// spi_host
module spi_host #
	(
		parameter C_S_AXIS_TDATA_WIDTH = 32,
		parameter integer C_S_AXI_DATA_WIDTH	= 32,
		parameter integer C_S_AXI_ADDR_WIDTH	= 8,
		parameter integer SPI_CS_WIDTH	= 16
	) (
	input spi_clk_i,
	output spi_clk_o,
	output spi_clk_t,
	input spi_mosi_i,
	output spi_mosi_o,
	output spi_mosi_t,
	input spi_miso_i,
	output spi_miso_o,
	output spi_miso_t,
	input [SPI_CS_WIDTH - 1:0]spi_cs_i,
	output [SPI_CS_WIDTH - 1:0]spi_cs_o,
	output [SPI_CS_WIDTH - 1:0]spi_cs_t,
	input  s_axi_aclk,
	input  s_axi_aresetn,
	input [C_S_AXI_ADDR_WIDTH-1 : 0] s_axi_awaddr,
	input  s_axi_awvalid,
	output  s_axi_awready,
	input [C_S_AXI_DATA_WIDTH-1 : 0] s_axi_wdata,
	input  s_axi_wvalid,
	output  s_axi_wready,
	output [1 : 0] s_axi_bresp,
	output  s_axi_bvalid,
	input  s_axi_bready,
	input [C_S_AXI_ADDR_WIDTH-1 : 0] s_axi_araddr,
	input  s_axi_arvalid,
	output  s_axi_arready,
	output [C_S_AXI_DATA_WIDTH-1 : 0] s_axi_rdata,
	output [1 : 0] s_axi_rresp,
	output  s_axi_rvalid,
	input  s_axi_rready,
	output  s_axis_tready,
	input [C_S_AXIS_TDATA_WIDTH-1 : 0] s_axis_tdata,
	input  s_axis_tlast,
	input  s_axis_tvalid,
	input  m_axis_tready,
	output [C_S_AXIS_TDATA_WIDTH-1 : 0] m_axis_tdata,
	output  m_axis_tlast,
	output  m_axis_tvalid
);
Size in the first run: about 220 I/O pins, ~0.014 mm^2 of cells after synthesis.
==> flow/config.mk <==
export PLATFORM = sky130hd
export DESIGN_NAME = spi_host
export DESIGN_NICKNAME = spi_host
export VERILOG_FILES = /design/flow/design.v
export SDC_FILE = /design/flow/constraint.sdc
export NUM_CORES = 4
export LEC_CHECK = 0
export CAP_MARGIN = 20
export CORE_MARGIN = 2
export CORE_UTILIZATION = 68
export CTS_CLUSTER_DIAMETER = 395
export PLACE_DENSITY = 0.4
export SLEW_MARGIN = 20
==> flow/constraint.sdc <==
create_clock -name core_clock -period 8.67 [get_ports {s_axi_aclk}]
set_input_delay 1.7340 -clock core_clock [delete_from_list [all_inputs] [get_ports {s_axi_aclk}]]
set_output_delay 1.7340 -clock core_clock [all_outputs]
set_load 0.01 [all_outputs]
run.sh (not shown) runs the stock make flow with config.mk's settings and CLKGATE_MAP_FILE=.
Change:
CORE_UTILIZATION = 72   (was 68)
CTS_CLUSTER_DIAMETER = unset   (was 395)
CTS_CLUSTER_SIZE = 24   (was unset)
PLACE_DENSITY = 0.79   (was 0.4)
clock period = 4.28 ns   (was 8.67 ns; I/O delays follow)
This time the run produced a layout that fails on setup timing.
Routed wire length rose by a quarter to a third.
Via count rose by about a fifth.
Critical path depth fell by 1.
Setup slack got worse by 2.1 ns.
Total power rose by well over a third.
Die area fell by a few percent.
Sequential power rose by well over a third.
Synthesized cell count is unchanged.
Change:
CTS_CLUSTER_DIAMETER = 91   (was unset)
PLACE_DENSITY = 0.35   (was 0.79)
SETUP_SLACK_MARGIN = 1.18   (was unset)
TNS_END_PERCENT = 80   (was unset)
clock period = 4.27 ns   (was 4.28 ns; I/O delays follow)
Result: The new run completed without violations. Routed wire length increases by about 3%. Via count rises by 1.8%. Sequential share of layout area decreases by 0.60 points. Area after synthesis is unchanged. Combinational power rose by about 18%. Final area rose by about 1.7%. Global-route usage fell by 1.3 points. First-iteration DRC count shrinks by about 7%. Clock power falls by about 40%. Setup slack improves by 0.98 ns. Utilization grows by 1.5 points.
Change:
CORE_UTILIZATION = 40   (was 72)
CTS_CLUSTER_DIAMETER = unset   (was 91)
CTS_CLUSTER_SIZE = unset   (was 24)
PLACE_DENSITY = 0.6   (was 0.35)
SETUP_SLACK_MARGIN = unset   (was 1.18)
TNS_END_PERCENT = unset   (was 80)
clock period = 7.69 ns   (was 4.27 ns; I/O delays follow)
Result:
- The new run passed the timing, DRC and antenna checks
- area after synthesis does not change
- sequential share of layout area goes up by 0.71 points
- worst setup slack is better by 0.76 ns
- critical path depth stays the same
- via count is lower by about 20%
- clock skew drops by 0.014 ns
Change:
CORE_UTILIZATION = 70   (was 40)
CTS_CLUSTER_SIZE = 24   (was unset)
clock period = 4.54 ns   (was 7.69 ns; I/O delays follow)
- register-to-register slack got worse by 2.8 ns
- sequential share of layout area climbs by 0.47 points
- count of clock-buffer cells in the layout is higher by 4
- critical path depth stays the same
- power climbs by 66%
- via count rises by 5.4%
- wire length decreases by 1.8%
- global-route usage went up by 16 points
Change:
CORE_UTILIZATION = 72   (was 70)
CTS_CLUSTER_SIZE = 25   (was 24)
PLACE_DENSITY = unset   (was 0.6)
clock period = 4.27 ns   (was 4.54 ns; I/O delays follow)
Result: The new run ran to the end with violations: setup timing; utilization goes up by 4.3 points; area after synthesis does not change; setup slack got worse by 0.30 ns; cell count goes down by 0.64%; global-route usage goes up by 8.5 points; final area goes up by 1.3%; count of clock-buffer cells in the layout goes up by 4.

Starting RTL as in the previous note.
Settings: LEC_CHECK=0, ABC_AREA=1, CAP_MARGIN=15, CELL_PAD_IN_SITES_DETAIL_PLACEMENT=2, CELL_PAD_IN_SITES_GLOBAL_PLACEMENT=0, CORE_ASPECT_RATIO=1.15, CORE_MARGIN=4, CORE_UTILIZATION=42, CTS_CLUSTER_DIAMETER=23, CTS_CLUSTER_SIZE=27, GPL_ROUTABILITY_DRIVEN=1, GPL_TIMING_DRIVEN=1, HOLD_SLACK_MARGIN=0.14, MAX_ROUTING_LAYER=met4, MIN_ROUTING_LAYER=met1, PLACE_DENSITY_LB_ADDON=0.09, SETUP_SLACK_MARGIN=1.19, SLEW_MARGIN=25, TNS_END_PERCENT=40; clock period 11.4 ns.
The baseline aborted during 4_1_cts on DPL-0033.
Then changed:
==> flow/config.mk (replaced) <==
export PLATFORM = sky130hd
export DESIGN_NAME = spi_host
export DESIGN_NICKNAME = spi_host
export VERILOG_FILES = /design/flow/design.v
export SDC_FILE = /design/flow/constraint.sdc
export NUM_CORES = 4
export LEC_CHECK = 0
export CAP_MARGIN = 20
export CELL_PAD_IN_SITES_DETAIL_PLACEMENT = 2
export CORE_MARGIN = 2
export CORE_UTILIZATION = 40
export HOLD_SLACK_MARGIN = 0.08
export PLACE_DENSITY = 0.6
export SLEW_MARGIN = 20
==> flow/constraint.sdc (replaced) <==
create_clock -name core_clock -period 10.0 [get_ports {s_axi_aclk}]
set_input_delay 2.0000 -clock core_clock [delete_from_list [all_inputs] [get_ports {s_axi_aclk}]]
set_output_delay 2.0000 -clock core_clock [all_outputs]
set_load 0.01 [all_outputs]
=> This time the run finished with timing, DRC and antenna clean; die area decreases by 6.3%; synthesized area decreases by 7.0%; synthesized cell count decreases by 31%.
Then changed:
--- a/flow/config.mk
+++ b/flow/config.mk
@@ -7,8 +7,8 @@
 export LEC_CHECK = 0
 export CAP_MARGIN = 20
-export CELL_PAD_IN_SITES_DETAIL_PLACEMENT = 2
 export CORE_MARGIN = 2
-export CORE_UTILIZATION = 40
-export HOLD_SLACK_MARGIN = 0.08
+export CORE_UTILIZATION = 72
+export CTS_CLUSTER_DIAMETER = 91
+export CTS_CLUSTER_SIZE = 24
 export PLACE_DENSITY = 0.6
 export SLEW_MARGIN = 20
==> flow/constraint.sdc (replaced) <==
create_clock -name core_clock -period 4.27 [get_ports {s_axi_aclk}]
set_input_delay 0.8540 -clock core_clock [delete_from_list [all_inputs] [get_ports {s_axi_aclk}]]
set_output_delay 0.8540 -clock core_clock [all_outputs]
set_load 0.01 [all_outputs]
Result:
- non-clock buffer count is higher by 31
- register-to-register slack degrades by 4.9 ns
- total power is higher by well over a third
- cell area is lower by a few percent
- critical path depth is higher by 3
- flip-flop count does not change
- worst setup slack degrades by 1.9 ns

Starting RTL as in the previous note.
Settings: LEC_CHECK=0, ABC_AREA=1, CAP_MARGIN=20, CELL_PAD_IN_SITES_DETAIL_PLACEMENT=2, CELL_PAD_IN_SITES_GLOBAL_PLACEMENT=3, CORE_ASPECT_RATIO=1.56, CORE_MARGIN=2, CORE_UTILIZATION=49, GPL_TIMING_DRIVEN=0, MAX_ROUTING_LAYER=met5, PLACE_DENSITY_LB_ADDON=0.28, SETUP_SLACK_MARGIN=1.91, SLEW_MARGIN=20, TNS_END_PERCENT=60; clock period 11.8 ns.
The first run did not get past global placement without I/O (3_1_place_gp_skip_io) (FLW-0024).
Edit:
==> flow/config.mk (replaced) <==
export PLATFORM = sky130hd
export DESIGN_NAME = spi_host
export DESIGN_NICKNAME = spi_host
export VERILOG_FILES = /design/flow/design.v
export SDC_FILE = /design/flow/constraint.sdc
export NUM_CORES = 4
export LEC_CHECK = 0
export CAP_MARGIN = 20
export CORE_MARGIN = 2
export CORE_UTILIZATION = 40
export PLACE_DENSITY = 0.6
export SLEW_MARGIN = 20
==> flow/constraint.sdc (replaced) <==
create_clock -name core_clock -period 10.0 [get_ports {s_axi_aclk}]
set_input_delay 2.0000 -clock core_clock [delete_from_list [all_inputs] [get_ports {s_axi_aclk}]]
set_output_delay 2.0000 -clock core_clock [all_outputs]
set_load 0.01 [all_outputs]
With this change the flow completed with no timing, DRC or antenna violations.
Die area goes up by about 14%.
Synthesized area came out lower by about 7%.
Synthesized cell count drops by about 30%.
Edit:
--- a/flow/config.mk
+++ b/flow/config.mk
@@ -10 +10 @@
-export CORE_UTILIZATION = 40
+export CORE_UTILIZATION = 66
==> flow/constraint.sdc (replaced) <==
create_clock -name core_clock -period 5.87 [get_ports {s_axi_aclk}]
set_input_delay 1.1740 -clock core_clock [delete_from_list [all_inputs] [get_ports {s_axi_aclk}]]
set_output_delay 1.1740 -clock core_clock [all_outputs]
set_load 0.01 [all_outputs]
After rerunning: Design area shrinks by 1.6%; combinational power grows by 74%; worst setup slack degrades by 1.9 ns.
Edit:
--- a/flow/config.mk
+++ b/flow/config.mk
@@ -7,0 +8 @@
+export ABC_AREA = 1
@@ -10 +11 @@
-export CORE_UTILIZATION = 66
+export CORE_UTILIZATION = 72
==> flow/constraint.sdc (replaced) <==
create_clock -name core_clock -period 7.34 [get_ports {s_axi_aclk}]
set_input_delay 1.4680 -clock core_clock [delete_from_list [all_inputs] [get_ports {s_axi_aclk}]]
set_output_delay 1.4680 -clock core_clock [all_outputs]
set_load 0.01 [all_outputs]
Via count climbs by well over a third.
Sequential power shrinks by well over a third.
Worst setup slack improves by 0.53 ns.
Flip-flop count is unchanged.
Power is lower by well over a third.
Routed wire length came out higher by a quarter to a third.
Design area went up by a few percent.
Cell count rose by well over a third.
Edit:
--- a/flow/config.mk
+++ b/flow/config.mk
@@ -8 +7,0 @@
-export ABC_AREA = 1
@@ -12 +11,3 @@
-export PLACE_DENSITY = 0.6
+export CTS_CLUSTER_DIAMETER = 40
+export CTS_CLUSTER_SIZE = 38
+export PLACE_DENSITY_LB_ADDON = 0.28
==> flow/constraint.sdc (replaced) <==
create_clock -name core_clock -period 7.85 [get_ports {s_axi_aclk}]
set_input_delay 1.5700 -clock core_clock [delete_from_list [all_inputs] [get_ports {s_axi_aclk}]]
set_output_delay 1.5700 -clock core_clock [all_outputs]
set_load 0.01 [all_outputs]
The new run finished clean. Power went up by 80%. Count of clock-buffer cells in the layout increases by 5. Hold slack gets better by 0.0083 ns. Utilization rises by 1.3 points.
Edit:
--- a/flow/config.mk
+++ b/flow/config.mk
@@ -7,0 +8 @@
+export ABC_AREA = 1
@@ -12,2 +13,3 @@
-export CTS_CLUSTER_SIZE = 38
-export PLACE_DENSITY_LB_ADDON = 0.28
+export CTS_CLUSTER_SIZE = 72
+export HOLD_SLACK_MARGIN = -0.1
+export PLACE_DENSITY = 0.37
==> flow/constraint.sdc (replaced) <==
create_clock -name core_clock -period 9.04 [get_ports {s_axi_aclk}]
set_input_delay 1.8080 -clock core_clock [delete_from_list [all_inputs] [get_ports {s_axi_aclk}]]
set_output_delay 1.8080 -clock core_clock [all_outputs]
set_load 0.01 [all_outputs]
After rerunning: First-iteration DRC count is higher by well over a third; core utilization falls by 0.78 points; worst setup slack gains 0.26 ns; combinational power falls by well over a third; die size rises by a little under a tenth; final area increases by a few percent; non-clock buffer count falls by 5.
Power is estimated from default activity; no workload was simulated.
